Setup of build 72:
==> flow/design.v (excerpt) <==
module module_mini_cpu(
    input clk,               
    input rst,               
    input power,             
    input send,              
    input [17:0] switches,   
    output wire [7:0] data,  
    output wire rs,          
    output wire rw,          
    output wire en,          
    output wire lcd_on,      
    output wire lcd_blon     
);
    localparam OFF        = 3'd0;
    localparam IDLE       = 3'd1;
    localparam FETCH      = 3'd2;
    localparam DECODE     = 3'd3;
    localparam EXECUTE    = 3'd4;
    localparam UPDATE_LCD = 3'd5;
    reg [2:0] state;
    reg system_on;
    reg prev_power;
    reg prev_send;
    reg [2:0] opcode;
    reg [3:0] dest_reg;
    reg [3:0] src1_reg;
    reg [3:0] src2_reg;
    reg [15:0] immediate;
    reg use_immediate;
    reg is_load;
    wire [15:0] mem_read_data1;
    wire [15:0] mem_read_data2;
    reg [3:0] mem_read_addr1;
    reg [3:0] mem_read_addr2;
    reg [3:0] mem_write_addr;
    reg [15:0] mem_write_data;
    reg mem_write_en;
    reg mem_reset;
  ...
Size in the first run: roughly 4,100 cells after synthesis, about 35 I/O pins, roughly 39,000 um^2 of cells after synthesis.
Settings: LEC_CHECK=0, CAP_MARGIN=20, CORE_MARGIN=2, CORE_UTILIZATION=71, CTS_CLUSTER_SIZE=13, PLACE_DENSITY_LB_ADDON=0.02, SETUP_SLACK_MARGIN=2.76, SLEW_MARGIN=20; clock period 10.8 ns.
run.sh (not shown) runs the stock make flow with config.mk's settings and CLKGATE_MAP_FILE=.
Build 72 terminated abnormally: 5_1_grt reported GRT-0232.
What build 43 does differently from build 72 at the input level:
-- flow/config.mk --
<<< build 72, line 9
export CORE_MARGIN = 2
export CORE_UTILIZATION = 71
export CTS_CLUSTER_SIZE = 13
export PLACE_DENSITY_LB_ADDON = 0.02
export SETUP_SLACK_MARGIN = 2.76
export SLEW_MARGIN = 20
>>> build 43, line 9
export CORE_MARGIN = 2
export CORE_UTILIZATION = 72
export CTS_CLUSTER_SIZE = 35
export SLEW_MARGIN = 20
==> flow/constraint.sdc <==
create_clock -name core_clock -period 14.4 [get_ports {clk}]
set_input_delay 2.8800 -clock core_clock [delete_from_list [all_inputs] [get_ports {clk}]]
set_output_delay 2.8800 -clock core_clock [all_outputs]
set_load 0.01 [all_outputs]
Findings:
The flow did not stop early for build 43: all stages ran, and the layout cleared the timing, DRC and antenna checks. [compare] base=build 72 new=build 43: post-synthesis adder-cell area fraction has remained practically unchanged; number of CTS-inserted buffers has decreased; number of resized instances in the post-cts repair step has decreased; die extent in y has decreased. Diff build 72 -> build 43: final weighted congestion in routability-driven placement decreased by about 2.7% relative to the old numbers, core area decreased by about 0.6% relative to the old numbers, pre-CTS setup slack increased by 2.07 ns relative to the old numbers, floorplan core density increased by 0.43 points relative to the old numbers, synthesized cell count closely matched the old numbers. In the metrics for build 72 and build 43, the one carrying the higher die size is build 72. Relative to build 72, width of the die decreased by about 0.7% in build 43.
Changes in build 33 relative to build 43:
-- flow/config.mk --
<<< build 43, line 9
export CORE_MARGIN = 2
export CORE_UTILIZATION = 72
export CTS_CLUSTER_SIZE = 35
export SLEW_MARGIN = 20
>>> build 33, line 9
export CORE_MARGIN = 2
export CORE_UTILIZATION = 40
export PLACE_DENSITY = 0.6
export SETUP_SLACK_MARGIN = 1.98
export SLEW_MARGIN = 20
==> flow/constraint.sdc <==
create_clock -name core_clock -period 18.2 [get_ports {clk}]
set_input_delay 3.6400 -clock core_clock [delete_from_list [all_inputs] [get_ports {clk}]]
set_output_delay 3.6400 -clock core_clock [all_outputs]
set_load 0.01 [all_outputs]
[summary]
- Floorplan die width (higher): build 33
- [compare] base=build 43 new=build 33: initial antenna violation count higher; initial core utilization lower; wire length lower.
Inputs modified between build 33 and build 52:
-- flow/config.mk --
<<< build 33, line 9
export CORE_MARGIN = 2
export CORE_UTILIZATION = 40
export PLACE_DENSITY = 0.6
export SETUP_SLACK_MARGIN = 1.98
export SLEW_MARGIN = 20
>>> build 52, line 9
export CORE_MARGIN = 2
export CORE_UTILIZATION = 65
export CTS_CLUSTER_DIAMETER = 298
export PLACE_DENSITY = 0.6
export SLEW_MARGIN = 20
==> flow/constraint.sdc <==
create_clock -name core_clock -period 13.2 [get_ports {clk}]
set_input_delay 2.6400 -clock core_clock [delete_from_list [all_inputs] [get_ports {clk}]]
set_output_delay 2.6400 -clock core_clock [all_outputs]
set_load 0.01 [all_outputs]
### Flow results
Completing all stages was not enough for build 52: its layout failed the final checks because of negative setup slack. On routed length on met3: build 52 sits above build 33. Build 52 against build 33: cell area increased by 1700 um^2 relative to the old numbers; fmax increased by about 12% relative to the old numbers; part of the cycle the worst path needs increased by 19 points relative to the old numbers; routed wire length increased by 7800 um relative to the old numbers.
--- input diff build 52..build 93 ---
-- flow/config.mk --
<<< build 52, line 7
export LEC_CHECK = 0
export CAP_MARGIN = 20
export CORE_MARGIN = 2
export CORE_UTILIZATION = 65
export CTS_CLUSTER_DIAMETER = 298
>>> build 93, line 7
export LEC_CHECK = 0
export ABC_AREA = 1
export CAP_MARGIN = 20
export CORE_MARGIN = 2
export CORE_UTILIZATION = 69
export CTS_CLUSTER_DIAMETER = 298
==> flow/constraint.sdc <==
create_clock -name core_clock -period 11.5 [get_ports {clk}]
set_input_delay 2.3000 -clock core_clock [delete_from_list [all_inputs] [get_ports {clk}]]
set_output_delay 2.3000 -clock core_clock [all_outputs]
set_load 0.01 [all_outputs]
Results
Build 93 reached the end of the flow, and the finished layout is clean on the timing, DRC and antenna checks. From build 52 to build 93 the numbers moved as follows: total negative slack for setup checks picked up an extra 3.56 ns, number of sequential cells neither gained nor lost much, worst-path maximum fanout picked up an extra 13, count of placed standard cells in the final layout, fillers left out picked up an extra 16%, global routing met1 resource utilization picked up an extra 4.6 points. Summary of the comparison: sequential share of layout area is higher in build 93, relative to build 52. Count of standard-cell rows, build 93 and build 52: lower on build 93. Max met2 usage in global routing across build 93 and build 52: build 52. Build 93 gives less total cell area reported by yosys after synthesis than build 52 did.
